==> design/flow/design.v <==
module Adder
  (
    input [31:0] PC_in,
    output [31:0] PC_out
  );
  assign PC_out = PC_in + 4;
endmodule
module Adder32
  (
    input [31:0] inp1,inp2,
    output [31:0] result
  );
	wire[31:0] shifted_inp2;
	assign shifted_inp2 = inp2 << 2;
  assign result = inp1 + shifted_inp2;
endmodule  
module Alu (
            input [31:0] first,
            input [31:0] second,
            input [3:0] control,
            output reg [31:0] out
            );
        always @ (*) begin
          case (control)
            4'b0000 : out <= first + second ;
            4'b0010 : out <= first - second ;
            4'b0100 : out <= first & second ;
            4'b0101 : out <= first | second ;
            4'b0110 : out <= ~(first | second) ;
            4'b0111 : out <= first ^ second ;
            4'b1000 : out <= first << second ;
            4'b1001 : out <= $signed($signed(first) >>> second) ;
            4'b1010 : out <= first >> second ;
				default : out <= 32'b0;
          endcase
        end
endmodule  
module Address_Mapping
  (
    input[31: 0] in,
    output[31:0] out
  );
  assign out = in - 32'b00000000000000000000010000000000;
endmodule
module Condition_Check
  (
    input[1:0] Branch_Type,
    input[31:0] Val1,
    input[31:0] Val2,
    output reg Br_taken
  );
  always @(*) begin
    case (Branch_Type)
      2'b01: Br_taken = (Val1 == Val2) ? 1'b1 : 1'b0;
      2'b10: Br_taken = (Val1 != Val2) ? 1'b1 : 1'b0;
      2'b11: Br_taken = 1'b1;
      default: Br_taken = 1'b0;
    endcase
  end
endmodule
module Control_Unit(
    input[5:0] Op_Code,
    output [3:0] Alu_Command, output mem_read,mem_write,
    output [1:0] branch_type,
    output wb_enable,is_immediate,
    output is_two_source
  );
  assign Alu_Command = (Op_Code == 6'b000000) ?  4'b0000 : 
                       (Op_Code == 6'b000001) ?  4'b0000 : 
                       (Op_Code == 6'b000011) ?  4'b0010 : 
                       (Op_Code == 6'b000101) ?  4'b0100 : 
                       (Op_Code == 6'b000110) ?  4'b0101 : 
                       (Op_Code == 6'b000111) ?  4'b0110 : 
                       (Op_Code == 6'b001000) ?  4'b0111 : 
                       (Op_Code == 6'b001001) ?  4'b1000 : 
                       (Op_Code == 6'b001010) ?  4'b1000 : 
                       (Op_Code == 6'b001011) ?  4'b1001 : 
                       (Op_Code == 6'b001100) ?  4'b1010 : 
                       (Op_Code == 6'b100000) ?  4'b0000 : 
                       (Op_Code == 6'b100001) ?  4'b0010 : 
                       (Op_Code == 6'b100100) ?  4'b0000 : 
                       (Op_Code == 6'b100101) ?  4'b0000 : 
                       (Op_Code == 6'b101000) ?  4'b0000 : 
                       (Op_Code == 6'b101001) ?  4'b0000 : 
                       (Op_Code == 6'b101010) ?  4'b0000 : 
                       4'b0000;
  assign wb_enable =   (Op_Code == 6'b000000) ?  1'b1 : 
                       (Op_Code == 6'b000001) ?  1'b1 : 
                       (Op_Code == 6'b000011) ?  1'b1 : 
                       (Op_Code == 6'b000101) ?  1'b1 : 
                       (Op_Code == 6'b000110) ?  1'b1 : 
                       (Op_Code == 6'b000111) ?  1'b1 : 
                       (Op_Code == 6'b001000) ?  1'b1 : 
                       (Op_Code == 6'b001001) ?  1'b1 : 
                       (Op_Code == 6'b001010) ?  1'b1 : 
                       (Op_Code == 6'b001011) ?  1'b1 : 
                       (Op_Code == 6'b001100) ?  1'b1 : 
                       (Op_Code == 6'b100000) ?  1'b1 : 
                       (Op_Code == 6'b100001) ?  1'b1 : 
                       (Op_Code == 6'b100100) ?  1'b1 : 
                       1'b0;
  assign is_immediate =  (Op_Code == 6'b100000) ?  1'b1 : 
                         (Op_Code == 6'b100001) ?  1'b1 : 
                         (Op_Code == 6'b100100) ?  1'b1 : 
                         (Op_Code == 6'b100101) ?  1'b1 : 
                         (Op_Code == 6'b101000) ?  1'b1 : 
                         (Op_Code == 6'b101001) ?  1'b1 : 
                         (Op_Code == 6'b101010) ?  1'b1 : 
                         1'b0;
  assign mem_read = (Op_Code == 6'b100100) ? 1'b1: 1'b0; 
  assign mem_write = (Op_Code == 6'b100101) ? 1'b1: 1'b0; 
  assign branch_type = (Op_Code == 6'b101000) ?  2'b01 : 
                       (Op_Code == 6'b101001) ?  2'b10 : 
                       (Op_Code == 6'b101010) ?  2'b11 : 
                       2'b00;
  assign is_two_source = (Op_Code == 6'b100101) ? 1'b1 :
                         (Op_Code == 6'b101001) ? 1'b1 :
                         (Op_Code == 6'b000001) ?  1'b1 : 
                         (Op_Code == 6'b000011) ?  1'b1 : 
                         (Op_Code == 6'b000101) ?  1'b1 : 
                         (Op_Code == 6'b000110) ?  1'b1 : 
                         (Op_Code == 6'b000111) ?  1'b1 : 
                         (Op_Code == 6'b001000) ?  1'b1 : 
                         (Op_Code == 6'b001001) ?  1'b1 : 
                         (Op_Code == 6'b001010) ?  1'b1 : 
                         (Op_Code == 6'b001011) ?  1'b1 : 
                         (Op_Code == 6'b001100) ?  1'b1 : 
                         1'b0;
  endmodule
module EX_Stage
  (
    input clk,
    input rst,
    input [3:0] EXE_CMD,
    input [31:0] val1,
    input [31:0] val2,
    input [31:0] val_src2,
    input [31:0] PC_in,
    input [1:0] Br_type,
    input WB_EN,
    input MEM_Write,
    input MEM_Read,
    input [4:0] dest,
    input [31:0] ALU_result_in_Mem,
    input [31:0] Write_Value,
    input[1:0] val1_sel,
    input[1:0] val2_sel,
    input[1:0] ST_val_sel,
    input is_two_source_in,
    output reg [31:0] PC,
    output [31:0] ALU_result,
    output [31:0] Br_Addr,
    output Br_taken,
    output [4:0] dest_out,
    output [31:0] val_src2_out,
    output WB_EN_out,
    output MEM_Write_out,
    output MEM_Read_out
  );
  wire[31:0] val1_alu;
  wire[31:0] val2_alu;
  assign WB_EN_out = WB_EN;
  assign MEM_Write_out = MEM_Write;
  assign MEM_Read_out = MEM_Read;
  assign dest_out = dest;
  Alu alu (.first(val1_alu), .second(val2_alu), .control(EXE_CMD), .out(ALU_result));
  Adder32 addr32(.inp1(PC_in), .inp2(val2), .result(Br_Addr));
  Condition_Check condition_check ( .Branch_Type(Br_type), .Val1(val1_alu), .Val2(val_src2_out), .Br_taken(Br_taken));
  Mux_3to1 mux1(.sel(val1_sel), .inp1(val1), .inp2(ALU_result_in_Mem), .inp3(Write_Value), .out(val1_alu));
  Mux_3to1 mux2(.sel(val2_sel), .inp1(val2), .inp2(ALU_result_in_Mem), .inp3(Write_Value), .out(val2_alu));
  Mux_3to1 mux3(.sel(ST_val_sel), .inp1(val_src2), .inp2(ALU_result_in_Mem), .inp3(Write_Value), .out(val_src2_out));
  always @(posedge clk, posedge rst)
    begin
      if(rst)
        begin
          PC <= 32'b0;
        end
      else
        begin
          PC <= PC_in;
        end
    end
endmodule
module EX_Stage_reg
  (
    input clk,
    input rst,
    input WB_en_in,
    input MEM_R_EN_in,
    input MEM_W_EN_in,
    input [31:0] PC_in,
    input [31:0] ALU_result_in,
    input [31:0] ST_val_in,
    input [4:0] Dest_in,
    output reg WB_en,
    output reg MEM_R_EN,
    output reg  MEM_W_EN,
    output reg [31:0] PC,
    output reg [31:0] ALU_result,
    output reg [31:0] ST_val,
    output reg [4:0] Dest
  );
  always @(posedge clk, posedge rst)
    begin
      if(rst)
        begin
        WB_en <= 1'b0;
        MEM_R_EN <= 1'b0;
        MEM_W_EN <= 1'b0;
        PC <= 32'b0;
        ALU_result <= 32'b0;
        ST_val <= 1'b0;
        Dest <= 5'b0;
      end
      else
        begin
          WB_en <= WB_en_in;
          MEM_R_EN <= MEM_R_EN_in;
          MEM_W_EN <= MEM_W_EN_in;
          PC <= PC_in;
          ALU_result <= ALU_result_in;
          ST_val <= ST_val_in;
          Dest <= Dest_in;
        end
    end
endmodule
module Forwarding_Unit (
                        input[4:0] src1_EXE,
                        input[4:0] src2_EXE,
                        input[4:0] ST_src_EXE,
                        input[4:0] dest_MEM,
                        input[4:0] dest_WB,
                        input WB_EN_MEM,
                        input WB_EN_WB,
                        input is_two_source,
                        output[1:0] val1_sel,
                        output[1:0] val2_sel,
                        output[1:0] ST_val_sel
                       );
    assign val1_sel = (WB_EN_MEM && src1_EXE == dest_MEM && dest_MEM != 5'b0) ? 2'b01 :
                      (WB_EN_WB && src1_EXE == dest_WB && dest_WB != 5'b0) ? 2'b10 :
                      2'b00;
    assign val2_sel = (is_two_source == 1'b1 && WB_EN_MEM && src2_EXE == dest_MEM && dest_MEM != 5'b0) ? 2'b01 :
                      (is_two_source == 1'b1 && WB_EN_WB && src2_EXE == dest_WB && dest_WB != 5'b0) ? 2'b10 :
                      2'b00;
    assign ST_val_sel = (is_two_source == 1'b1 && WB_EN_MEM && ST_src_EXE == dest_MEM && dest_MEM != 5'b0) ? 2'b01 :
                        (is_two_source == 1'b1 && WB_EN_WB && ST_src_EXE == dest_WB && dest_WB != 5'b0) ? 2'b10 :
                         2'b00;
endmodule
module HazardUnit_with_ForwardUnit (
                    input [4:0] Src1, Src2,
                    input [4:0] Exe_dst,
                    input is_two_source,
                    input Mem_R_EN,
                    output Hazard_detected_signal
                   );
    assign  Hazard_detected_signal =  (is_two_source == 1'b1 && Mem_R_EN == 1'b1 && (Src1 == Exe_dst || Src2 == Exe_dst)) ? 1'b1 :
                                      (is_two_source == 1'b0 && Mem_R_EN == 1'b1 && Src1 == Exe_dst) ? 1'b1 :
                                      1'b0;
endmodule  
module ID_Stage
  (
    input clk,
    input rst,
    input Freeze,
    input [31:0] PC_in,
    input [31:0]Instruction,
    input [31:0] write_val,
    input [4:0] Dest_in,
    input WB_enable_in,
    output WB_enable,
    output [1:0]Branch_type,
    output [3:0] Ex_cmd,
    output [31:0] Mux_1_res,
    output [4:0] Destination,
    output [31:0] Reg1,Reg2,
    output Mem_read,Mem_write,
    output [31:0] PC_out,
    output [4:0] src1,
    output [4:0] src2,
    output is_two_source
  );
  wire Is_imm;
  wire [5:0] Src1,Src2;
  wire [15:0] Immediate;
  wire [31:0] Reg2_tmp;
  wire [31:0] Extended;
  wire [8:0] Input_Controller_Signals;
  wire [8:0] Output_Controller_Signals;
  wire temp_WB_enable;
  wire temp_Mem_read;
  wire temp_Mem_write;
  wire [1:0] temp_Branch_type;
  wire [3:0] temp_Ex_cmd;
  assign PC_out = PC_in;
  assign Reg2_tmp = Reg2;
  assign Input_Controller_Signals = {temp_WB_enable, temp_Mem_read, temp_Mem_write, temp_Branch_type, temp_Ex_cmd};
  assign Ex_cmd = Output_Controller_Signals [3:0];
  assign Branch_type = Output_Controller_Signals [5:4];
  assign Mem_write = Output_Controller_Signals [6];
  assign Mem_read = Output_Controller_Signals [7];
  assign WB_enable = Output_Controller_Signals [8];
  assign src1 = Instruction[25:21];
  assign src2 = (Is_imm) ? 5'b0 : Instruction[20:16];
  Control_Unit control_unit(.Op_Code(Instruction[31:26]), .Alu_Command(temp_Ex_cmd),
                            .mem_read(temp_Mem_read), .mem_write(temp_Mem_write), .branch_type(temp_Branch_type), .wb_enable(temp_WB_enable), .is_immediate(Is_imm), .is_two_source(is_two_source));
  Sign_Extend sign_extend(.in(Instruction[15:0]), .out(Extended));
  Registers_File register_file(.clk(clk), .rst(rst), .src1(Instruction[25:21]),
                              .src2(Instruction[20:16]), .dest(Dest_in), . Write_Val(write_val),
                              .Write_EN(WB_enable_in), .reg1(Reg1), .reg2(Reg2));
  Mux32 mux1(.is_immediate(Is_imm), .inp1(Reg2_tmp), .inp2(Extended), .out(Mux_1_res));
  Mux5 mux2(.is_immediate(Is_imm), .inp1(Instruction[15:11]), .inp2(Instruction[20:16]), .out(Destination));
  Mux9 mux3(.sel(Freeze), .inp1(Input_Controller_Signals), .inp2(9'b0), .out(Output_Controller_Signals));
endmodule
module ID_Stage_reg
  (
    input clk,
    input rst,
    input[31:0] PC_in,
    input WB_enable,
    input [3:0] Ex_cmd,
    input [1:0] Branch_type,
    input MEM_Write,MEM_Read,
    input [31:0] Reg1,Reg2,
    input [31:0] Mux1_res,
    input [4:0] Destination,
    input flush,
    input [4:0] src1_in,
    input [4:0] src2_in,
    input is_two_source_in,
    output reg[31:0] PC_out,
    output reg write_back_enable,
    (* fsm_encoding = "none" *) output reg [3:0] ex_cmd,
    (* fsm_encoding = "none" *) output reg [1:0] branch_type,
    output reg mem_write,mem_Read,
    output reg [31:0] val1,reg2,
    output reg [31:0] val2,
    output reg [4:0] dst,
    output reg [4:0] src1,
    output reg [4:0] src2,
    output reg is_two_source
  );
  always @(posedge clk, posedge rst)
    begin
      if(rst)
        begin
          PC_out <= 32'b0;
          write_back_enable <= 1'b0;
          ex_cmd <= 4'b0;
          branch_type <= 2'b0;
          mem_write <= 1'b0;
          mem_Read <= 1'b0;
          val1 <= 32'b0;
          val2 <= 32'b0;
          reg2 <= 32'b0;
          dst  <= 5'b0;
          is_two_source <= 1'b0;
          src1 <= 5'b0;
          src2 <= 5'b0;
      end
		else if(flush)begin
			    PC_out <= 32'b0;
          write_back_enable <= 1'b0;
          ex_cmd <= 4'b0;
          branch_type <= 2'b0;
          mem_write <= 1'b0;
          mem_Read <= 1'b0;
          val1 <= 32'b0;
          val2 <= 32'b0;
          reg2 <= 32'b0;
          dst  <= 5'b0;
          is_two_source <= 1'b0;
          src1 <= 5'b0;
          src2 <= 5'b0;
			end
      else
        begin
          write_back_enable <= WB_enable;
          ex_cmd <= Ex_cmd;
          branch_type <= Branch_type;
          mem_write <= MEM_Write;
          mem_Read <= MEM_Read;
          val1 <= Reg1;
          val2 <= Mux1_res;
          reg2 <= Reg2;
          dst  <= Destination;
          PC_out <= PC_in;
          is_two_source <= is_two_source_in;
          src1 <= src1_in;
          src2 <= src2_in;
        end
    end
endmodule
module IF_Stage
  (
    input clk,
    input rst,
    input Freeze,
    input Br_taken,
    input[31:0] Branch_Address,
    output[31:0] PC,
    output[31:0] Instruction3,
    output[31:0] imem_addr,
    input[31:0] imem_data
  );
  wire[31:0] mux_out;
  wire [31:0] PC_out, Adder_out;
  Mux32 m(Br_taken, Adder_out, Branch_Address, mux_out);
  Adder Adder(PC_out, Adder_out);
  PC PC2(clk, rst, Freeze, mux_out, PC_out);
  assign imem_addr = PC_out;
  assign Instruction3 = imem_data;
  assign PC = Adder_out;
endmodule
module IF_Stage_reg
  (
    input clk,
    input rst,
    input Freeze,
    input[31:0] PC_in,
    input[31:0] Instruction_in,
    input flush,
    output reg[31:0] PC,
    output reg[31:0] Instruction
  );
  always @(posedge clk, posedge rst)
    begin
      if(rst)
			   begin
            PC <= 32'b0;
            Instruction <= 32'b0;
			   end
      else if (Freeze == 1'b0)
    		if(flush)
            begin
    			     PC <= 32'b0;
               Instruction <= 32'b0;
    			  end
      else
        begin
            PC <= PC_in;
            Instruction <= Instruction_in;
        end
    end
endmodule
module Mem_Stage
  (
    input clk,
    input rst,
    input[31:0] PC_in,
    input WB_en_in,
    input MEM_R_EN_in,
    input MEM_W_EN_in,
    input [31:0] ALU_result_in,
    input [31:0] ST_val_in,
    input [4:0] Dest_in,
    output WB_en,
    output reg [31:0] PC,
    output MEM_R_EN,
    output [31:0] ALU_result,
    output [31:0] MEM_read_value,
    output [4:0] Dest,
    output [31:0] dmem_addr,
    output [31:0] dmem_wdata,
    output dmem_we,
    output dmem_re,
    input [31:0] dmem_rdata
  );
    wire [31:0] adr;
    assign WB_en = WB_en_in;
    assign ALU_result = ALU_result_in;
    assign MEM_R_EN = MEM_R_EN_in;
    assign Dest = Dest_in;
    assign dmem_addr = adr;
    assign dmem_wdata = ST_val_in;
    assign dmem_we = MEM_W_EN_in;
    assign dmem_re = MEM_R_EN_in;
    assign MEM_read_value = MEM_R_EN_in ? dmem_rdata : 32'b0;
    Address_Mapping address_mapping (.in(ALU_result_in), .out(adr));
  always @(posedge clk, posedge rst)
    begin
      if(rst)
        begin
          PC <= 32'b0;
      end
      else
        begin
          PC <= PC_in;
        end
    end
endmodule
module Mem_Stage_reg
  (
    input clk,
    input rst,
    input[31:0] PC_in,
    input WB_en_in,
    input MEM_R_EN_in,
    input[31:0] ALU_result_in,
    input[31:0] Mem_read_value_in,
    input[4:0] Dest_in,
    output reg [31:0] PC,
    output reg WB_en,
    output reg MEM_R_EN,
    output reg[31:0] ALU_result,
    output reg[31:0] Mem_read_value,
    output reg[4:0] Dest
  );
  always @(posedge clk, posedge rst)
    begin
      if(rst)
        begin
          PC <= 32'b0;
          WB_en <= 1'b0;
          MEM_R_EN <= 1'b0;
          ALU_result <= 32'b0;
          Mem_read_value <= 32'b0;
          Dest <= 5'b0;
      end
      else
        begin
          PC <= PC_in;
          WB_en <= WB_en_in;
          MEM_R_EN <= MEM_R_EN_in;
          ALU_result <= ALU_result_in;
          Mem_read_value <= Mem_read_value_in;
          Dest <= Dest_in;
        end
    end
endmodule
module PC
  (
    input clk,
    input rst,
    input Freeze,
    input [31:0] PC_in,
    output reg [31:0] PC_out
  );
  always @(posedge clk, posedge rst)  begin
      if (rst)
        PC_out <= 32'b0;
      else if (Freeze == 1'b0)
        PC_out <= PC_in;
    end
endmodule
module Registers_File
  (
    input clk,
    input rst,
    input[4:0] src1,
    input[4:0] src2,
    input[4:0] dest,
    input[31:0] Write_Val,
    input Write_EN,
    output[31:0] reg1,
    output[31:0] reg2
   );
  reg[31:0] registers[31:0];
	integer i;
  always @(negedge clk, posedge rst) begin
	 if(rst)begin
		for(i = 0; i < 32; i = i + 1) begin
			registers[i] <= 32'b0;
		end
	 end
    else if (dest !=5'd0 && Write_EN) begin
      registers[dest] <= Write_Val;
    end
  end
    assign reg1 = registers[src1];
    assign reg2 = registers[src2];
endmodule
module WB_Stage
  (
    input clk,
    input rst,
    input WB_en_in,
    input MEM_R_EN,
    input[31:0] ALU_result,
    input[31:0] Mem_read_value,
    input[4:0] Dest_in,
    input[31:0] PC_in,
    output  WB_en,
    output[31:0]  Write_Value,
    output[4:0] Dest,
    output reg[31:0] PC
  );
  Mux32 mux4(MEM_R_EN, ALU_result, Mem_read_value, Write_Value);
  assign Dest = Dest_in;
  assign WB_en = WB_en_in;
  always @(posedge clk, posedge rst)
    begin
      if(rst)
        begin
          PC <= 32'b0;
        end
      else
        begin
          PC <= PC_in;
        end
    end
endmodule
module Mux32
  (
    input is_immediate,
    input [31:0] inp1,inp2,
    output [31:0] out
  );
  assign out = (is_immediate)?(inp2):(inp1);
endmodule
module Mux5
  (
    input is_immediate,
    input [4:0] inp1,inp2,
    output [4:0] out
  );
  assign out = (is_immediate)?(inp2):(inp1);
endmodule
module Mux9
  (
    input sel,
    input [9:0] inp1, inp2,
    output [9:0] out
  );
  assign out = (sel) ? (inp2) : (inp1);
endmodule
module Mux_3to1
  (
    input[1:0] sel,
    input[31:0] inp1, inp2, inp3,
    output[31:0] out
  );
  assign out = (sel == 2'b01) ? inp2 :
               (sel == 2'b10) ? inp3 :
               inp1;
endmodule
module Sign_Extend(
  input [15:0] in,
  output [31:0] out
);
  assign out = (in[15])?({16'b1111111111111111,in}):({16'b0000000000000000,in});
endmodule
module mips_cpu
  (
    input clk,
    input rst,
    output [31:0] imem_addr,
    input [31:0] imem_data,
    output [31:0] dmem_addr,
    output [31:0] dmem_wdata,
    output dmem_we,
    output dmem_re,
    input [31:0] dmem_rdata
  );
wire [31:0] PC;
wire [31:0] Instruction;
wire [31:0] PC1;
wire [31:0] Instruction1;
wire WB_enable;
wire [3:0] Ex_cmd;
wire [31:0] Mux_1_res;
wire [4:0] Destination;
wire [31:0] Reg1;
wire [31:0] Reg2;
wire Mem_read;
wire Mem_write;
wire [31:0] PC2;
wire [31:0] PC3;
wire write_back_enable_id_reg_out;
wire [3:0] ex_cmd_id_reg_out;
wire [1:0] branch_type_id_reg_out;
wire mem_write_id_reg_out;
wire mem_Read_id_reg_out;
wire [31:0] val1_id_reg_out;
wire [31:0] reg2_id_reg_out;
wire [31:0] val2_id_reg_out;
wire [4:0] dst_id_reg_out;
wire [31:0] PC4;
wire [31:0] ALU_result1;
wire [31:0] Br_Addr;
wire Br_taken;
wire [4:0] dest_out;
wire [31:0] val_src2_out;
wire WB_EN_out;
wire MEM_Write_out;
wire MEM_Read_out;
wire WB_EN_out2;
wire MEM_Write_out2;
wire MEM_Read_out2;
wire [31:0] PC5;
wire [31:0] ALU_result2;
wire [31:0] ST_val;
wire [4:0] Destination2;
wire WB_EN_out3;
wire [31:0] PC6;
wire MEM_Read_out3;
wire [31:0] ALU_result3;
wire [31:0] MEM_read_value;
wire [4:0] Destination3;
wire [31:0] PC7;
wire WB_EN_out4;
wire MEM_Read_out4;
wire [31:0] ALU_result4;
wire [31:0] MEM_read_value2;
wire [4:0] Destination4;
wire WB_EN_out5;
wire [31:0] write_val2;
wire [4:0] Destination5;
wire [31:0] PC8;
wire [1:0] Branch_type;
wire Hazard_detected_signal;
wire is_two_source;
wire[1:0] val1_sel;
wire[1:0] val2_sel;
wire[1:0] ST_val_sel;
wire is_two_source1;
wire is_two_source2;
wire [4:0] src1_1;
wire [4:0] src2_1;
wire [4:0] src1_2;
wire [4:0] src2_2;
IF_Stage u1(
    				.clk(clk),
    				.rst(rst),
            .Freeze(Hazard_detected_signal),
    				.Br_taken(Br_taken),
    				.Branch_Address(Br_Addr),
    				.PC(PC),
    				.Instruction3(Instruction),
            .imem_addr(imem_addr),
            .imem_data(imem_data)
  				);
IF_Stage_reg u2(
								.clk(clk),
								.rst(rst),
                .Freeze(Hazard_detected_signal),
								.PC_in(PC),
								.Instruction_in(Instruction),
                .flush(Br_taken),
								.PC(PC1),
								.Instruction(Instruction1)
								);
ID_Stage u3(
						.clk(clk),
						.rst(rst),
            .Freeze(Hazard_detected_signal),
						.PC_in(PC1),
						.Instruction(Instruction1),
						.write_val(write_val2),
						.Dest_in(Destination4),
						.WB_enable_in(WB_EN_out4),
						.WB_enable(WB_enable),
						.Branch_type(Branch_type),
						.Ex_cmd(Ex_cmd),
						.Mux_1_res(Mux_1_res),
						.Destination(Destination),
						.Reg1(Reg1),
						.Reg2(Reg2),
						.Mem_read(Mem_read),
						.Mem_write(Mem_write),
						.PC_out(PC2),
            .src1(src1_1),
            .src2(src2_1),
            .is_two_source(is_two_source)
						);
ID_Stage_reg u4(
                .clk(clk),
                .rst(rst),
                .PC_in(PC2),
                .WB_enable(WB_enable),
                .Ex_cmd(Ex_cmd),
                .Branch_type(Branch_type),
                .MEM_Write(Mem_write),
                .MEM_Read(Mem_read),
                .Reg1(Reg1),
	 							.Reg2(Reg2),
                .Mux1_res(Mux_1_res),
                .Destination(Destination),
                .flush(Br_taken),
                .src1_in(src1_1),
                .src2_in(src2_1),
                .is_two_source_in(is_two_source),
                .PC_out(PC3),
                .write_back_enable(write_back_enable_id_reg_out),
                .ex_cmd(ex_cmd_id_reg_out),
								.branch_type(branch_type_id_reg_out),
                .mem_write(mem_write_id_reg_out),
                .mem_Read(mem_Read_id_reg_out),
                .val1(val1_id_reg_out),
                .reg2(reg2_id_reg_out),
                .val2(val2_id_reg_out),
								.dst(dst_id_reg_out),
                .src1(src1_2),
                .src2(src2_2),
                .is_two_source(is_two_source2)
                );
EX_Stage u5(
		.clk(clk), .rst(rst),
    .EXE_CMD(ex_cmd_id_reg_out),
    .val1(val1_id_reg_out),
    .val2(val2_id_reg_out),
    .val_src2(reg2_id_reg_out),
    .PC_in(PC3),
    .Br_type(branch_type_id_reg_out),
    .WB_EN(write_back_enable_id_reg_out),
    .MEM_Write(mem_write_id_reg_out),
    .MEM_Read(mem_Read_id_reg_out),
    .dest(dst_id_reg_out),
    .ALU_result_in_Mem(ALU_result3),
    .Write_Value(write_val2),
    .val1_sel(val1_sel),
    .val2_sel(val2_sel),
    .ST_val_sel(ST_val_sel),
    .is_two_source_in(is_two_source2),
    .PC(PC4),
    .ALU_result(ALU_result1),
    .Br_Addr(Br_Addr),
    .Br_taken(Br_taken),
    .dest_out(dest_out),
    .val_src2_out(val_src2_out),
    .WB_EN_out(WB_EN_out),
    .MEM_Write_out(MEM_Write_out),
    .MEM_Read_out(MEM_Read_out)
);
EX_Stage_reg u6(
    .clk(clk),
    .rst(rst),
    .WB_en_in(WB_EN_out),
    .MEM_R_EN_in(MEM_Read_out),
    .MEM_W_EN_in(MEM_Write_out),
    .PC_in(PC4),
    .ALU_result_in(ALU_result1),
    .ST_val_in(val_src2_out),
    .Dest_in(dest_out),
    .WB_en(WB_EN_out2),
    .MEM_R_EN(MEM_Read_out2),
    .MEM_W_EN(MEM_Write_out2),
    .PC(PC5),
    .ALU_result(ALU_result2),
    .ST_val(ST_val),
    .Dest(Destination2)
  );
Mem_Stage u7
	  (
	    .clk(clk),
	    .rst(rst),
	    .PC_in(PC5),
	    .WB_en_in(WB_EN_out2),
	    .MEM_R_EN_in(MEM_Read_out2),
	    .MEM_W_EN_in(MEM_Write_out2),
	    .ALU_result_in(ALU_result2),
	    .ST_val_in(ST_val),
			.Dest_in(Destination2),
	    .WB_en(WB_EN_out3),
	    .PC(PC6),
	    .MEM_R_EN(MEM_Read_out3),
	    .ALU_result(ALU_result3),
	    .MEM_read_value(MEM_read_value),
			.Dest(Destination3),
      .dmem_addr(dmem_addr),
      .dmem_wdata(dmem_wdata),
      .dmem_we(dmem_we),
      .dmem_re(dmem_re),
      .dmem_rdata(dmem_rdata)
	  );
Mem_Stage_reg u8
		(
		  .clk(clk),
		  .rst(rst),
		  .PC_in(PC6),
		  .WB_en_in(WB_EN_out3),
		  .MEM_R_EN_in(MEM_Read_out3),
		  .ALU_result_in(ALU_result3),
		  .Mem_read_value_in(MEM_read_value),
		  .Dest_in(Destination3),
		  .PC(PC7),
		  .WB_en(WB_EN_out4),
		  .MEM_R_EN(MEM_Read_out4),
		  .ALU_result(ALU_result4),
		  .Mem_read_value(MEM_read_value2),
		  .Dest(Destination4)
		);
WB_Stage u9
		  (
		   .clk(clk),
		   .rst(rst),
		   .WB_en_in(WB_EN_out4),
		   .MEM_R_EN(MEM_Read_out4),
		   .ALU_result(ALU_result4),
		   .Mem_read_value(MEM_read_value2),
		   .Dest_in(Destination4),
		   .PC_in(PC7),
		   .WB_en(WB_EN_out5),
		   .Write_Value(write_val2),
		   .Dest(Destination5),
		   .PC(PC8)
		  );
HazardUnit_with_ForwardUnit hazard_with_forward(
                    .Src1(Instruction1[25:21]),
                    .Src2(Instruction1[20:16]),
                    .Exe_dst(dst_id_reg_out),
                    .is_two_source(is_two_source),
                    .Mem_R_EN(mem_Read_id_reg_out),
                    .Hazard_detected_signal(Hazard_detected_signal)
                   );
Forwarding_Unit forwarding_unit
      (
        .src1_EXE(src1_2),
        .src2_EXE(src2_2),
        .ST_src_EXE(dst_id_reg_out),
        .dest_MEM(Destination3),
        .dest_WB(Destination5),
        .WB_EN_MEM(WB_EN_out2),
        .WB_EN_WB(WB_EN_out5),
        .is_two_source(is_two_source2),
        .val1_sel(val1_sel),
        .val2_sel(val2_sel),
        .ST_val_sel(ST_val_sel)
      );
endmodule  
==> design/flow/run.sh <==
#!/bin/bash
# the make line also repeats each setting of config.mk as NAME=value (left out here)
make -C /OpenROAD-flow-scripts/flow DESIGN_CONFIG=/design/flow/config.mk WORK_HOME=/design/flow/orfs CLKGATE_MAP_FILE= finish
==> design/flow/config.mk <==
export PLATFORM = sky130hd
export DESIGN_NAME = mips_cpu
export DESIGN_NICKNAME = mips_cpu
export VERILOG_FILES = /design/flow/design.v
export SDC_FILE = /design/flow/constraint.sdc
export NUM_CORES = 4
export LEC_CHECK = 0
export CAP_MARGIN = 20
export CELL_PAD_IN_SITES_DETAIL_PLACEMENT = 1
export CELL_PAD_IN_SITES_GLOBAL_PLACEMENT = 2
export CORE_MARGIN = 2
export CORE_UTILIZATION = 61
export CTS_CLUSTER_SIZE = 31
export HOLD_SLACK_MARGIN = 0.05
export MIN_ROUTING_LAYER = met2
export PLACE_DENSITY = 0.55
export SLEW_MARGIN = 20
==> design/flow/constraint.sdc <==
create_clock -name core_clock -period 10.0 [get_ports {clk}]
set_input_delay 2.0000 -clock core_clock [delete_from_list [all_inputs] [get_ports {clk}]]
set_output_delay 2.0000 -clock core_clock [all_outputs]
set_load 0.01 [all_outputs]
==> results of run 1 <==
==> flow_summary.yaml, run 1 <==
# flow metrics
floorplan:
  fp_util_pct: 61.4
  coreArea_sq_um: 126000
  rows: 130
  die_x_um: 360
  die-area_sq_um: 129000
  die_h_um: 360
run_status:
  stop_error: "[ERROR GPL-0301] Utilization 111.182 % exceeds 100%."
  failed_stage: "global placement without I/O"
  status: "did not finish"
synthesis:
  synth-xor-area-share_pct: 2.19
  synth_stat.cells: 8588
  ys_sh_adder_pct: 2.11
  synth_cell_types: 92
  synthArstFlopShare_pct: 100
  area_leaders: "dfrtn_1 33%, dfrtp_1 13%, a21oi_1 6.0%"
  ys_seq_share_pct: 45.9
  aoi_share_pct: 27.1
  ys.flops: 1416
  yosys.area.top_type_share_pct: 33.2
  ys_top_logic_family: "AND-OR/OR-AND gates"
  synth_nets: 8783
  yosys-top-cells-count: "1024 x dfrtn_1, 965 x nor2_1, 920 x a21oi_1"
  edf_count: 0
  yosysChipArea_sq_um: 77100
  synth.avg_cell_area_sq_um: 8.98
  synth.most_common_cell: "dfrtn_1"
  syn_area_sq_um: 77100
  synth_top_flop_cell: "dfrtn_1"
  synthCells: 8588
  muxShareOfSynthArea_pct: 3.00
  synth_area_leader_cell: "dfrtn_1"
  synth-warning-count: 14
  ys_sh_simple_pct: 14.9
==> run 2, diff against run 1 <==
- CORE_UTILIZATION: 61 -> 35
- CTS_CLUSTER_SIZE: 31 -> unset
- HOLD_SLACK_MARGIN: 0.05 -> unset
- MIN_ROUTING_LAYER: met2 -> unset
==> run 2 against run 1 <==
Effect of this change:
- now clean on timing, DRC and antenna
- synthesized area is the same
- synthesized cell count stayed put
- die area grew 73%
==> flow_summary.yaml, run 2 <==
# physical design summary
hold_path:
  hold_class: "flop to flop"
  hold_path_end: "u3.register_file.registers[0][5]"
  holdPathStages: 0
  worstHoldStart: "u3.register_file.registers[0][5]"
run:
  cap_violations: 0
  warnings: 69
critical_path:
  critPathLaunchType: "flop"
  crit_start: "u8.Dest[4]"
  cp_num_buf_inv: 1
  critPathTopFamily: "simple AND/OR/NAND/NOR gates"
  ff2ff_setup_slack_ns: 1.48
  crit_required_ns: 5.57
  arrival_ns: 4.09
  cp.depth: 6
  rr_endpoint: "u3.register_file.registers[8][19]"
  worstPathMaxFanout: 40
  path_class: "flop to flop"
  worstPathCellList: "nand2b_1 -> nor3b_1 -> nand2_4 -> buf_4 -> nand2_1 -> o21ai_0"
  max_stage_delay_ns: 0.88
  rr_worst_depth: 6
  cp_slowest_cell: "nor3b_1"
  reg2reg_from: "u8.Dest[4]"
  endpoint_kind: "flop"
  endpoint: "u3.register_file.registers[8][19]"
synthesis:
  yosysChipArea_sq_um: 77100
  edf_count: 0
  synth.avg_cell_area_sq_um: 8.98
  synth_cell_types: 92
  muxShareOfSynthArea_pct: 3.00
  synth_area_leader_cell: "dfrtn_1"
  aoi_share_pct: 27.1
  yosys-top-cells-count: "1024 x dfrtn_1, 965 x nor2_1, 920 x a21oi_1"
  synth_stat.cells: 8588
  synth_top_flop_cell: "dfrtn_1"
  synth.most_common_cell: "dfrtn_1"
  ys_sh_simple_pct: 14.9
  synth_nets: 8783
  ys_seq_share_pct: 45.9
  ys_top_logic_family: "AND-OR/OR-AND gates"
  synth-warning-count: 14
  area_leaders: "dfrtn_1 33%, dfrtp_1 13%, a21oi_1 6.0%"
  synth-xor-area-share_pct: 2.19
  ys_sh_adder_pct: 2.11
  synthCells: 8588
  ys.flops: 1416
  syn_area_sq_um: 77100
  synthArstFlopShare_pct: 100
  yosys.area.top_type_share_pct: 33.2
pwr:
  p_int_uw: 14800
  power_frac_comb_pct: 37.1
  p_sw_uw: 11400
  p_per_area_nw_per_um2: 293
  pg_clk_uw: 6720
  comb_cell_power_uw: 9740
  seqPwrFrac_pct: 37.3
  max-vdd-ir-drop_mv: 0.175
  largestPowerGroup: "sequential cells"
  sequentialPower_uw: 9770
  clkPwrFrac_pct: 25.6
  swShare_pct: 43.5
  p_leak_uw: 0.0376
drt:
  drtIter0Drc: 11195
  first_pass_iters: 6
  drc: 0
  viasPerCell: 6.83
  postRouteAntennaNets: 0
  vias: 78451
  routedWlPerCell_um: 41.6
  totalWireLength_um: 477000
global_routing:
  grt_max_degree: 136
  grt_pass1_wl_um: 652000
  antenna_found_initial: 35
  overflow: 0
  grt_usage_pct: 41.6
  grt_pass1_vias: 76791
clock_tree:
  clk_pin_slew_worst_paths_ns: 0.06
  ctsResizeCount: 0
  postCtsHoldBufs: 0
  numCtsBuffers: 171
  clockBufferDepth: 3
  ctsRootBufferMaster: "clkbuf_16"
  clkLatencyLatePin_ns: 0.84
  cts_tree: "done"
  h-tree-depth: 4
  postCtsSetupBuffers: 0
  cts.sinks: 1416
final_timing:
  skew_ns: 0.117
  worstMarginPinSlew_ns: 1.40
  rsz0062_at_grt: "no"
  setup_viol: 0
  layout_setup_ws_ns: 1.48
  hold_viol: 0
  slew_viol_final: 0
  setup-tns-final_ns: 0
  max_slew_margin_pct: 5.98
floorplan:
  coreArea_sq_um: 219000
  ios: 164
  rows: 172
  die_x_um: 473
  die-area_sq_um: 224000
  fp_util_pct: 35.2
  die_h_um: 473
place:
  gp_congestion: 0.955
  hpwl_um: 301000
  io_buffers: 163
  post-place-ws_ns: 1.36
cells_and_area:
  fillers: 24582
  final_nets: 8646
  syn2layout_area_growth_pct: 16.2
run_status:
  status: "finished clean"
[run 2: through the flow]
| stage | power, uW | std cells | area, sq um | hold slack (ns) | util [%] |
|---|---|---|---|---|---|
| 2_1_floorplan | 14400 | 8588 | 77100 | 0.331 | - |
| 3_3_place_gp | 19000 | 11138 | 83300 | 0.340 | 38.0 |
| 3_5_place_dp | 19200 | 11146 | 83500 | 0.345 | 38.1 |
| 4_1_cts | 25900 | 11465 | 89500 | 0.353 | 40.8 |
| 5_1_grt | 27200 | 11470 | 89600 | 0.358 | 40.9 |
| 6_report | 26200 | 11487 | 89600 | 0.352 | 40.9 |
[run 2: area by class of cell]
cell class              count  area (sq um)  area share, %
repair buffers            527          4900           5.47
diodes                     19          47.5         0.0530
multi-input cells        6225         39300           43.8
inverters                 110           417          0.465
well taps                2871          3590           4.01
clock buffers             241          5000           5.57
clock inverters            78           957           1.07
flip-flops and latches   1416         35400           39.5
[run 2: metal layers]
metal	up-vias	GRT usage, %	part of all wire (%)
met5	-	0.930	0.090
met1	40478	57.1	42
li1	31517	-	-
met2	5115	58.9	41
met4	22	22.3	6.2
met3	1319	11.8	11
==> run 3, diff against run 2 <==
- CELL_PAD_IN_SITES_DETAIL_PLACEMENT: 1 -> unset
- CELL_PAD_IN_SITES_GLOBAL_PLACEMENT: 2 -> unset
- CORE_UTILIZATION: 35 -> 72
- CTS_CLUSTER_SIZE: unset -> 31
- PLACE_DENSITY: 0.55 -> unset
- PLACE_DENSITY_LB_ADDON: unset -> 0.0
- clock period: 10.0 -> 4.35 ns (I/O delays scaled with it)
==> run 3 against run 2 <==
Effect of this change:
- the flow now stops in global routing
- die area is 51% lower
- synthesized cell count is the same
- synthesized area unchanged
==> flow_summary.yaml, run 3 <==
# flow metrics
run_status:
  status: "did not finish"
  failed_stage: "global routing"
  stop_error: "[ERROR GRT-0232] Routing congestion too high. Check the congestion heatmap in the GUI."
synthesis:
  synth.most_common_cell: "dfrtn_1"
  synth_top_flop_cell: "dfrtn_1"
  ys.flops: 1416
  synthArstFlopShare_pct: 100
  ys_seq_share_pct: 45.9
  synth_cell_types: 92
  ys_sh_adder_pct: 2.11
  synth.avg_cell_area_sq_um: 8.98
  synth-xor-area-share_pct: 2.19
  synth_area_leader_cell: "dfrtn_1"
  muxShareOfSynthArea_pct: 3.00
  synth-warning-count: 14
  synthCells: 8588
  yosys.area.top_type_share_pct: 33.2
  aoi_share_pct: 27.1
  edf_count: 0
  yosys-top-cells-count: "1024 x dfrtn_1, 965 x nor2_1, 920 x a21oi_1"
  ys_top_logic_family: "AND-OR/OR-AND gates"
  syn_area_sq_um: 77100
  yosysChipArea_sq_um: 77100
  ys_sh_simple_pct: 14.9
  area_leaders: "dfrtn_1 33%, dfrtp_1 13%, a21oi_1 6.0%"
  synth_stat.cells: 8588
  synth_nets: 8783
global_routing:
  overflow: 63
  grt_usage_pct: 81.3
clock_tree:
  clockBufferDepth: 3
  h-tree-depth: 4
  numCtsBuffers: 145
  ctsRootBufferMaster: "clkbuf_16"
  cts.sinks: 1416
floorplan:
  fp_util_pct: 72.4
  die_x_um: 331
  rows: 120
  die_h_um: 331
  die-area_sq_um: 110000
  coreArea_sq_um: 107000
  ios: 164
place:
  placed_cell_area_sq_um: 87300
  hpwl_um: 235000
  io_buffers: 163
  gp_congestion: 1.33
## run 3: metal layers
layer	GRT usage, %	GRT overflow
met1	83.6	1
met2	91.7	25
met3	74.5	1
met4	73.2	36
met5	43.2	0
## run 3: per-stage QoR
stage / worst slack (ns) / setup TNS [ns] / cells / power (uW)
2_1_floorplan: -17.79 / - / 8588 / 33100
3_3_place_gp: -1.07 / -135.44 / 10315 / 43300
3_5_place_dp: -1.24 / -159.66 / 10315 / 44400
4_1_cts: -0.591 / -89.75 / 10621 / 58900
## run 3: timing repair
item / in CTS
pin swaps: 74
setup buffers: 41
hold buffers: 0
setup endpoints to repair: 329
gates resized: 208
gates cloned: 8
==> run 4, diff against run 3 <==
- ABC_AREA: unset -> 0
- CAP_MARGIN: 20 -> 10
- CELL_PAD_IN_SITES_DETAIL_PLACEMENT: unset -> 1
- CELL_PAD_IN_SITES_GLOBAL_PLACEMENT: unset -> 0
- CORE_ASPECT_RATIO: unset -> 0.79
- CORE_MARGIN: 2 -> 9
- CORE_UTILIZATION: 72 -> 15
- CTS_CLUSTER_SIZE: 31 -> 81
- GPL_TIMING_DRIVEN: unset -> 1
- HOLD_SLACK_MARGIN: unset -> 0.2
- MAX_ROUTING_LAYER: unset -> met5
- PLACE_DENSITY_LB_ADDON: 0.0 -> 0.06
- SETUP_SLACK_MARGIN: unset -> -0.28
- SLEW_MARGIN: 20 -> 25
- TNS_END_PERCENT: unset -> 10
- clock period: 4.35 -> 5.51 ns (I/O delays scaled with it)
==> run 4 against run 3 <==
Effect of this change:
- now fails the layout checks on setup timing
- synthesized area is the same
- synthesized cell count did not move
- die area rose to 4.9 times the previous value
==> flow_summary.yaml, run 4 <==
# physical design summary
synthesis:
  aoi_share_pct: 27.1
  ys_sh_simple_pct: 14.9
  area_leaders: "dfrtn_1 33%, dfrtp_1 13%, a21oi_1 6.0%"
  yosys.area.top_type_share_pct: 33.2
  synth.avg_cell_area_sq_um: 8.98
  synth_top_flop_cell: "dfrtn_1"
  synthCells: 8588
  synth_nets: 8783
  ys_seq_share_pct: 45.9
  ys.flops: 1416
  ys_sh_adder_pct: 2.11
  yosysChipArea_sq_um: 77100
  synth_area_leader_cell: "dfrtn_1"
  synth_cell_types: 92
  synth_stat.cells: 8588
  synth.most_common_cell: "dfrtn_1"
  ys_top_logic_family: "AND-OR/OR-AND gates"
  synth-xor-area-share_pct: 2.19
  syn_area_sq_um: 77100
  synth-warning-count: 14
  edf_count: 0
  muxShareOfSynthArea_pct: 3.00
  synthArstFlopShare_pct: 100
  yosys-top-cells-count: "1024 x dfrtn_1, 965 x nor2_1, 920 x a21oi_1"
final_timing:
  worstMarginPinSlew_ns: 1.32
  max_freq_mhz: 176
  slew_viol_final: 0
  skew_ns: 0.0706
  layout_setup_ws_ns: -0.160
  setup_viol: 12
  post-route-period-util_pct: 103
  max_slew_margin_pct: 11.5
  rsz0062_at_grt: "yes"
  hold_viol: 0
  min_period_ns: 5.67
drt:
  viasPerCell: 4.95
  vias: 80170
  drc: 0
  routedWlPerCell_um: 38.1
  postRouteAntennaNets: 0
  first_pass_iters: 7
  totalWireLength_um: 617000
  drtIter0Drc: 9105
clock_tree:
  cts.sinks: 1416
  numCtsBuffers: 185
  h-tree-depth: 4
  clkLatencyLatePin_ns: 0.91
  postCtsHoldBufs: 0
  clockBufferDepth: 4
  cts_tree: "done"
  ctsRootBufferMaster: "clkbuf_16"
  clk_pin_slew_worst_paths_ns: 0.06
cells_and_area:
  final_cells: 16187
  syn2layout_area_growth_pct: 32.9
  fillers: 58634
  final_nets: 9396
  fin_util_pct: 20.1
global_routing:
  antenna_found_initial: 66
  use_met2_pct: 31.4
  grt_usage_pct: 22.0
  grt_pass1_vias: 80893
  met3_usage_pct: 4.13
  met1_usage_pct: 33.5
  grt_pass1_wl_um: 815000
  top_usage_layer: "met1"
  grt_max_degree: 101
  overflow: 0
critical_path:
  rr_worst_depth: 16
  max_stage_delay_ns: 0.60
  rr_endpoint: "u6.ALU_result[5]"
  reg2reg_from: "u6.Dest[1]"
  path_class: "flop to flop"
  cp_num_buf_inv: 6
  critPathLaunchType: "flop"
  crit_start: "u6.Dest[1]"
  endpoint: "u6.ALU_result[5]"
  critPathTopFamily: "AND-OR/OR-AND gates"
  cpMostUsedCell: "buf_4"
  ff2ff_setup_slack_ns: -0.16
  cp.depth: 16
  worstPathMaxFanout: 31
  endpoint_kind: "flop"
  arrival_ns: 6.44
  worstPathCellList: "or4_4 -> o211a_1 -> buf_4 -> nand4_1 -> o31a_2 -> buf_4 -> buf_4 -> buf_4 -> mux2i_1 -> mux2i_1 -> o21ai_0 -> buf_4 -> o21ai_0 -> a21oi_1 -> o311ai_2 -> buf_4"
  crit_required_ns: 6.28
  cp_slowest_cell: "o21ai_0"
pwr:
  p_int_uw: 29600
  clkPwrFrac_pct: 24.1
  pg_clk_uw: 13000
  largestPowerGroup: "combinational cells"
  sequentialPower_uw: 18200
  comb_cell_power_uw: 22500
  p_per_area_nw_per_um2: 524
  power_frac_comb_pct: 41.9
  seqPwrFrac_pct: 34.0
  p_leak_uw: 0.0420
  p_sw_uw: 24000
  swShare_pct: 44.8
  max-vdd-ir-drop_mv: 0.228
floorplan:
  die-area_sq_um: 541000
  die_h_um: 655
  coreArea_sq_um: 511000
  die_x_um: 825
  rows: 233
  ios: 164
  fp_util_pct: 15.1
place:
  post-place-ws_ns: -0.832
  io_buffers: 163
  gp_congestion: 0.887
  hpwl_um: 430000
  placedCellCount: 15821
run:
  cap_violations: 0
  warnings: 67
run_status:
  status: "complete, but fails checks"
  so_faults: "setup timing"
hold_path:
  hold_path_end: "u6.MEM_W_EN"
  worstHoldStart: "u4.mem_write"
  hold_class: "flop to flop"
  holdPathStages: 0
[run 4: per-stage QoR]
step | hold slack (ns) | setup TNS, ns | power [uW] | area (sq um)
2_1_floorplan | 0.331 | - | 26100 | 77100
3_3_place_gp | 0.346 | -7.03 | 40200 | 95800
3_5_place_dp | 0.353 | -5.78 | 40200 | 96000
4_1_cts | 0.353 | -2.36 | 53600 | 102000
5_1_grt | 0.361 | -11.51 | 56200 | 102000
6_report | 0.353 | -0.624 | 53700 | 103000
[run 4: final cells by class]
type,instances,area (sq um),share of cell area (%)
Clock inverter,39,551,0.537
Sequential cell,1416,35400,34.6
Timing Repair Buffer,1263,12400,12.1
Inverter,110,417,0.406
Clock buffer,289,5590,5.45
Antenna cell,30,75.1,0.0732
Multi-Input combinational cell,6225,39600,38.6
Tap cell,6815,8530,8.32
[run 4: repair_timing]
action / 4_1_cts / 5_1_grt
resized: 11 / 42
setup endpoints to repair: 10 / 17
buffers inserted: 1 / 4
pin swaps: 3 / 11
[run 4: per-layer routing]
layer  part of all wire [%]  wire length (um)
met5                  0.019               117
met4                    2.9             17700
met3                    6.8             42100
met2                     40            248000
met1                     50            309000
==> run 5, diff against run 4 <==
- ABC_AREA: 0 -> unset
- CAP_MARGIN: 10 -> 20
- CELL_PAD_IN_SITES_DETAIL_PLACEMENT: 1 -> unset
- CELL_PAD_IN_SITES_GLOBAL_PLACEMENT: 0 -> unset
- CORE_ASPECT_RATIO: 0.79 -> unset
- CORE_MARGIN: 9 -> 2
- CORE_UTILIZATION: 15 -> 70
- CTS_CLUSTER_SIZE: 81 -> unset
- GPL_TIMING_DRIVEN: 1 -> unset
- HOLD_SLACK_MARGIN: 0.2 -> unset
- MAX_ROUTING_LAYER: met5 -> unset
- PLACE_DENSITY_LB_ADDON: 0.06 -> unset
- SETUP_SLACK_MARGIN: -0.28 -> 0.87
- SLEW_MARGIN: 25 -> 20
- TNS_END_PERCENT: 10 -> unset
- clock period: 5.51 -> 3.42 ns (I/O delays scaled with it)
==> run 5 against run 4 <==
Effect of this change:
- the flow now stops in global routing
- die area shrank 79%
- synthesized cell count is the same
- synthesized area is the same
==> flow_summary.yaml, run 5 <==
# flow metrics
floorplan:
  fp_util_pct: 70.8
  die_h_um: 336
  die_x_um: 336
  rows: 121
  coreArea_sq_um: 109000
  die-area_sq_um: 113000
  ios: 164
synthesis:
  ys_seq_share_pct: 45.9
  synth-xor-area-share_pct: 2.19
  yosysChipArea_sq_um: 77100
  edf_count: 0
  area_leaders: "dfrtn_1 33%, dfrtp_1 13%, a21oi_1 6.0%"
  syn_area_sq_um: 77100
  muxShareOfSynthArea_pct: 3.00
  ys.flops: 1416
  synthCells: 8588
  yosys-top-cells-count: "1024 x dfrtn_1, 965 x nor2_1, 920 x a21oi_1"
  synth-warning-count: 14
  synth_area_leader_cell: "dfrtn_1"
  synth_top_flop_cell: "dfrtn_1"
  synth_stat.cells: 8588
  synth.avg_cell_area_sq_um: 8.98
  synth_nets: 8783
  ys_sh_adder_pct: 2.11
  synthArstFlopShare_pct: 100
  ys_sh_simple_pct: 14.9
  ys_top_logic_family: "AND-OR/OR-AND gates"
  synth.most_common_cell: "dfrtn_1"
  yosys.area.top_type_share_pct: 33.2
  aoi_share_pct: 27.1
  synth_cell_types: 92
clock_tree:
  h-tree-depth: 4
  clockBufferDepth: 3
  cts.sinks: 1416
  ctsRootBufferMaster: "clkbuf_16"
  numCtsBuffers: 144
run_status:
  failed_stage: "global routing"
  stop_error: "[ERROR GRT-0116] Global routing finished with congestion. Check the congestion regions in the DRC Viewer."
  status: "did not finish"
global_routing:
  grt_usage_pct: 90.2
  overflow: 1048
place:
  post-place-ws_ns: -2.16
  gp_congestion: 1.28
  io_buffers: 163
  hpwl_um: 258000
## run 5: stage by stage
| step | cells | instance area, sq um | setup TNS (ns) |
|---|---|---|---|
| 2_1_floorplan | 8588 | 77100 | - |
| 3_3_place_gp | 10995 | 93300 | -581.86 |
| 3_5_place_dp | 10995 | 93300 | -655.07 |
| 4_1_cts | 11343 | 101000 | -707.21 |
## run 5: timing repair
action	in CTS
setup buffers	68
resized	351
hold buffers	0
endpoints found under the setup margin	1997
gates cloned	20
pin swaps	139
## run 5: metal layers
metal  track usage [%]  GRT overflow
met1              90.2            90
met2              97.8           474
met3              84.7           106
met4              87.7           356
met5              67.8            22
==> run 6, diff against run 5 <==
- CORE_UTILIZATION: 70 -> 40
- CTS_CLUSTER_DIAMETER: unset -> 397
- SETUP_SLACK_MARGIN: 0.87 -> 0.79
- clock period: 3.42 -> 4.8 ns (I/O delays scaled with it)
==> run 6 against run 5 <==
Effect of this change:
- the layout now fails its checks (setup timing)
- synthesized area stayed put
- die area is 74% higher
- synthesized cell count stayed put
==> flow_summary.yaml, run 6 <==
# physical design summary
cells_and_area:
  final_cells: 12006
  design_area_sq_um: 101000
  fillers: 17263
  syn2layout_area_growth_pct: 31.3
  final_nets: 9523
final_timing:
  slew_viol_final: 0
  min_period_ns: 5.11
  hold_viol: 0
  setup_viol: 245
  setup-tns-final_ns: -37.61
  max_slew_margin_pct: 14.7
  skew_ns: 0.119
  post-route-period-util_pct: 106
  hold_ws_ns: 0.354
  rsz0062_at_grt: "yes"
  layout_setup_ws_ns: -0.308
  worstMarginPinSlew_ns: 1.28
  max_freq_mhz: 196
critical_path:
  crit_start: "u8.Dest[3]"
  endpoint_kind: "flop"
  max_stage_delay_ns: 0.57
  cp.depth: 22
  rr_endpoint: "u2.PC[7]"
  crit_required_ns: 5.56
  worstPathCellList: "or4_4 -> buf_6 -> buf_6 -> buf_6 -> buf_4 -> o211ai_2 -> buf_6 -> buf_12 -> buf_4 -> nor3_1 -> o31ai_4 -> xnor2_1 -> nor4_1 -> nand4_1 -> or4_4 -> buf_12 -> o21ai_4 -> buf_12 -> buf_12 -> nand2_8 -> buf_8 -> o31ai_4"
  endpoint: "u2.PC[7]"
  arrival_ns: 5.87
  worstPathMaxFanout: 7
  ff2ff_setup_slack_ns: -0.31
  critPathTopFamily: "simple AND/OR/NAND/NOR gates"
  cp_slowest_cell: "or4_4"
  cp_num_buf_inv: 11
  reg2reg_from: "u8.Dest[3]"
  rr_worst_depth: 22
  path_class: "flop to flop"
  critPathLaunchType: "flop"
floorplan:
  die-area_sq_um: 196000
  ios: 164
  die_x_um: 443
  rows: 161
  die_h_um: 443
  fp_util_pct: 40.2
  coreArea_sq_um: 192000
pwr:
  pg_clk_uw: 13200
  max-vdd-ir-drop_mv: 0.379
  p_int_uw: 34000
  power_frac_comb_pct: 42.9
  finalPower_uw: 58400
  p_sw_uw: 24500
  comb_cell_power_uw: 25100
  seqPwrFrac_pct: 34.4
  clkPwrFrac_pct: 22.6
  swShare_pct: 41.9
  p_per_area_nw_per_um2: 577
  p_leak_uw: 0.0433
  sequentialPower_uw: 20100
  largestPowerGroup: "combinational cells"
drt:
  first_pass_iters: 13
  totalWireLength_um: 440000
  vias: 82785
  drc: 0
  routedWlPerCell_um: 36.7
  viasPerCell: 6.90
  drtIter0Drc: 14155
  postRouteAntennaNets: 0
synthesis:
  ys_sh_simple_pct: 14.9
  synth.avg_cell_area_sq_um: 8.98
  edf_count: 0
  yosys-top-cells-count: "1024 x dfrtn_1, 965 x nor2_1, 920 x a21oi_1"
  yosysChipArea_sq_um: 77100
  aoi_share_pct: 27.1
  synth.most_common_cell: "dfrtn_1"
  ys_seq_share_pct: 45.9
  synth_nets: 8783
  synth_top_flop_cell: "dfrtn_1"
  synth-warning-count: 14
  muxShareOfSynthArea_pct: 3.00
  synth_cell_types: 92
  synth_area_leader_cell: "dfrtn_1"
  ys_top_logic_family: "AND-OR/OR-AND gates"
  syn_area_sq_um: 77100
  synth_stat.cells: 8588
  area_leaders: "dfrtn_1 33%, dfrtp_1 13%, a21oi_1 6.0%"
  ys.flops: 1416
  yosys.area.top_type_share_pct: 33.2
  synth-xor-area-share_pct: 2.19
  ys_sh_adder_pct: 2.11
  synthCells: 8588
  synthArstFlopShare_pct: 100
clock_tree:
  clk_pin_slew_worst_paths_ns: 0.06
  h-tree-depth: 4
  cts.sinks: 1416
  clkLatencyLatePin_ns: 0.88
  numCtsBuffers: 159
  ctsRootBufferMaster: "clkbuf_16"
  clockBufferDepth: 3
  cts_tree: "done"
place:
  placed_cell_area_sq_um: 89800
  hpwl_um: 285000
  placedCellCount: 11518
  gp_congestion: 1.07
  io_buffers: 163
global_routing:
  grt_max_degree: 158
  grt_usage_pct: 43.3
  antenna_found_initial: 23
  grt_pass1_vias: 78672
  overflow: 0
  grt_pass1_wl_um: 606000
run:
  warnings: 69
  cap_violations: 0
hold_path:
  worstHoldStart: "u3.register_file.registers[0][12]"
  hold_path_end: "u3.register_file.registers[0][12]"
  hold_class: "flop to flop"
  holdPathStages: 0
run_status:
  status: "complete, but fails checks"
  so_faults: "setup timing"
## run 6: area by class of cell
cell class	instances	area [sq um]	share of cell area, %
Multi-Input combinational cell	6229	42100	41.6
Sequential cell	1416	35400	35.0
Timing Repair Buffer	1412	14500	14.3
Clock buffer	214	4510	4.45
Tap cell	2526	3160	3.12
Clock inverter	80	1070	1.06
Inverter	110	425	0.420
Antenna cell	19	47.5	0.0469
## run 6: routing by layer
metal,vias to the layer above,part of all wire (%),global-route usage (%)
met5,-,0.085,1.05
li1,33297,-,-
met4,19,11,36.2
met1,40079,35,50.3
met3,2477,13,16.9
met2,6913,42,62.5
## run 6: per-stage QoR
stage	util [%]	setup slack, ns
detailed placement	46.8	-1.04
floorplan	-	-17.65
global placement	46.8	-1.09
global route	52.8	-0.434
CTS	51.5	-0.213
finish	52.8	-0.308
## run 6: timing repair
action                                  in CTS  in global routing
hold buffers                                 0                  0
gates resized                              466                348
endpoints found under the setup margin    1290               1286
buffers inserted                            78                 57
pin swaps                                  207                136
endpoints found under the hold margin        0                  0
gates cloned                                29                  7
==> run 7, diff against run 6 <==
- CELL_PAD_IN_SITES_DETAIL_PLACEMENT: unset -> 1
- CELL_PAD_IN_SITES_GLOBAL_PLACEMENT: unset -> 2
- CORE_UTILIZATION: 40 -> 65
- CTS_CLUSTER_DIAMETER: 397 -> unset
- PLACE_DENSITY: unset -> 0.55
- SETUP_SLACK_MARGIN: 0.79 -> unset
- clock period: 4.8 -> 8.6 ns (I/O delays scaled with it)
==> run 7 against run 6 <==
Effect of this change:
- synthesized cell count did not move
- synthesized area did not move
- the run now fails in global placement without I/O
- die area fell by 38%
==> flow_summary.yaml, run 7 <==
# flow metrics
floorplan:
  die_x_um: 348
  die-area_sq_um: 121000
  coreArea_sq_um: 118000
  rows: 126
  die_h_um: 348
  fp_util_pct: 65.4
synthesis:
  synth_nets: 8783
  yosysChipArea_sq_um: 77100
  synth-warning-count: 14
  synth_stat.cells: 8588
  muxShareOfSynthArea_pct: 3.00
  synth-xor-area-share_pct: 2.19
  ys_sh_simple_pct: 14.9
  synthCells: 8588
  edf_count: 0
  syn_area_sq_um: 77100
  synthArstFlopShare_pct: 100
  ys_sh_adder_pct: 2.11
  synth_top_flop_cell: "dfrtn_1"
  ys.flops: 1416
  ys_seq_share_pct: 45.9
  yosys.area.top_type_share_pct: 33.2
  synth_cell_types: 92
  yosys-top-cells-count: "1024 x dfrtn_1, 965 x nor2_1, 920 x a21oi_1"
  synth_area_leader_cell: "dfrtn_1"
  synth.avg_cell_area_sq_um: 8.98
  aoi_share_pct: 27.1
  synth.most_common_cell: "dfrtn_1"
  ys_top_logic_family: "AND-OR/OR-AND gates"
  area_leaders: "dfrtn_1 33%, dfrtp_1 13%, a21oi_1 6.0%"
run_status:
  status: "did not finish"
  failed_stage: "global placement without I/O"
  stop_error: "[ERROR GPL-0301] Utilization 118.375 % exceeds 100%."
==> run 8, diff against run 7 <==
- ABC_AREA: unset -> 0
- CAP_MARGIN: 20 -> 10
- CELL_PAD_IN_SITES_DETAIL_PLACEMENT: 1 -> 0
- CELL_PAD_IN_SITES_GLOBAL_PLACEMENT: 2 -> 0
- CORE_ASPECT_RATIO: unset -> 0.79
- CORE_MARGIN: 2 -> 4
- CORE_UTILIZATION: 65 -> 15
- CTS_CLUSTER_SIZE: unset -> 81
- GPL_TIMING_DRIVEN: unset -> 0
- HOLD_SLACK_MARGIN: unset -> 0.2
- MAX_ROUTING_LAYER: unset -> met5
- PLACE_DENSITY: 0.55 -> unset
- PLACE_DENSITY_LB_ADDON: unset -> 0.06
- SETUP_SLACK_MARGIN: unset -> -0.28
- SLEW_MARGIN: 20 -> 25
- TNS_END_PERCENT: unset -> 10
- clock period: 8.6 -> 5.51 ns (I/O delays scaled with it)
==> run 8 against run 7 <==
Effect of this change:
- die area increased to 4.3 times the previous value
- synthesized area unchanged
- synthesized cell count unchanged
- the layout now fails its checks (setup timing)
==> flow_summary.yaml, run 8 <==
# physical design summary
place:
  gp_congestion: 0.989
  placedCellCount: 15924
  io_buffers: 163
  placed_cell_area_sq_um: 96500
  hpwl_um: 638000
critical_path:
  critPathLaunchType: "flop"
  path_class: "flop to flop"
  reg2reg_from: "u8.Dest[0]"
  worstPathMaxFanout: 10
  max_stage_delay_ns: 0.58
  ff2ff_setup_slack_ns: -0.65
  arrival_ns: 6.86
  endpoint: "u6.ALU_result[19]"
  rr_endpoint: "u6.ALU_result[19]"
  crit_start: "u8.Dest[0]"
  rr_worst_depth: 25
  cp.depth: 25
  cp_num_buf_inv: 7
  crit_required_ns: 6.22
  cp_slowest_cell: "or4_4"
  endpoint_kind: "flop"
  critPathTopFamily: "AND-OR/OR-AND gates"
drt:
  first_pass_iters: 6
  vias: 91534
  postRouteAntennaNets: 0
  routedWlPerCell_um: 49.5
  totalWireLength_um: 818000
  drc: 0
  viasPerCell: 5.54
  drtIter0Drc: 14402
clock_tree:
  clockBufferDepth: 4
  numCtsBuffers: 194
  cts.sinks: 1416
  h-tree-depth: 4
  postCtsHoldBufs: 0
  ctsRootBufferMaster: "clkbuf_16"
  clkLatencyLatePin_ns: 0.97
  clk_pin_slew_worst_paths_ns: 0.06
  cts_tree: "done"
floorplan:
  coreArea_sq_um: 511000
  die-area_sq_um: 526000
  rows: 233
  ios: 164
  die_x_um: 815
  fp_util_pct: 15.1
  die_h_um: 645
cells_and_area:
  design_area_sq_um: 107000
  syn2layout_area_growth_pct: 38.5
  fillers: 55978
  fin_util_pct: 20.9
  final_cells: 16521
  final_nets: 9610
synthesis:
  synth_area_leader_cell: "dfrtn_1"
  ys_sh_adder_pct: 2.11
  synth-xor-area-share_pct: 2.19
  ys_top_logic_family: "AND-OR/OR-AND gates"
  synth_cell_types: 92
  muxShareOfSynthArea_pct: 3.00
  ys_seq_share_pct: 45.9
  syn_area_sq_um: 77100
  yosysChipArea_sq_um: 77100
  synth_top_flop_cell: "dfrtn_1"
  synth_nets: 8783
  aoi_share_pct: 27.1
  synthCells: 8588
  edf_count: 0
  yosys.area.top_type_share_pct: 33.2
  synth.avg_cell_area_sq_um: 8.98
  ys.flops: 1416
  ys_sh_simple_pct: 14.9
  yosys-top-cells-count: "1024 x dfrtn_1, 965 x nor2_1, 920 x a21oi_1"
  area_leaders: "dfrtn_1 33%, dfrtp_1 13%, a21oi_1 6.0%"
  synth_stat.cells: 8588
  synth-warning-count: 14
  synthArstFlopShare_pct: 100
  synth.most_common_cell: "dfrtn_1"
global_routing:
  grt_usage_pct: 29.7
  antenna_found_initial: 213
  grt_max_degree: 31
  grt_pass1_vias: 82256
  grt_pass1_wl_um: 1010000
  overflow: 0
pwr:
  seqPwrFrac_pct: 35.1
  largestPowerGroup: "combinational cells"
  p_leak_uw: 0.0432
  p_sw_uw: 27300
  swShare_pct: 48.3
  p_per_area_nw_per_um2: 530
  clkPwrFrac_pct: 24.2
  pg_clk_uw: 13700
  p_int_uw: 29300
  finalPower_uw: 56600
  max-vdd-ir-drop_mv: 0.231
  power_frac_comb_pct: 40.7
  sequentialPower_uw: 19900
  comb_cell_power_uw: 23000
final_timing:
  post-route-period-util_pct: 112
  layout_setup_ws_ns: -0.647
  rsz0062_at_grt: "yes"
  worstMarginPinSlew_ns: 1.26
  setup_viol: 1086
  slew_viol_final: 0
  max_slew_margin_pct: 15.5
  max_freq_mhz: 162
  setup-tns-final_ns: -218.97
  min_period_ns: 6.16
  skew_ns: 0.109
  hold_viol: 0
hold_path:
  worstHoldStart: "u4.write_back_enable"
  hold_path_end: "u6.WB_en"
  hold_class: "flop to flop"
  holdPathStages: 0
run:
  warnings: 64
  cap_violations: 0
run_status:
  so_faults: "setup timing"
  status: "complete, but fails checks"
run 8: layer usage:
metal | vias up | track usage (%) | part of all wire (%)
li1 | 33801 | - | -
met1 | 48609 | 42.5 | 46
met2 | 7394 | 38.8 | 37
met3 | 1674 | 11.0 | 11
met4 | 56 | 13.6 | 5.5
met5 | - | 0.108 | 0.077
run 8: metrics by stage:
stage,hold slack [ns],worst slack (ns)
detailed placement,0.348,-5.09
global route,0.366,-0.641
global placement,0.342,-30.35
CTS,0.361,-0.704
floorplan,0.331,-17.44
finish,0.355,-0.647
run 8: final cells by class:
type                       instances  area [sq um]  area share, %
multi-input combinational       6226         40800           38.2
clock buffer                     286          5610           5.25
clock inverter                    69           955          0.893
tap                             6815          8530           7.98
antenna                          132           330          0.309
timing repair buffer             647         10200           9.59
inverter                         110           439          0.411
buffer                           819          4520           4.23
timing repair inverter             1          5.00        0.00468
sequential                      1416         35400           33.2
run 8: timing repair:
action | 4_1_cts | 5_1_grt
gates cloned | 1 | 3
pin swaps | 82 | 44
buffers inserted | 100 | 29
gates resized | 505 | 138
setup endpoints to repair | 1440 | 847
Power figures rest on the tool's default switching activity, not on a simulated workload.
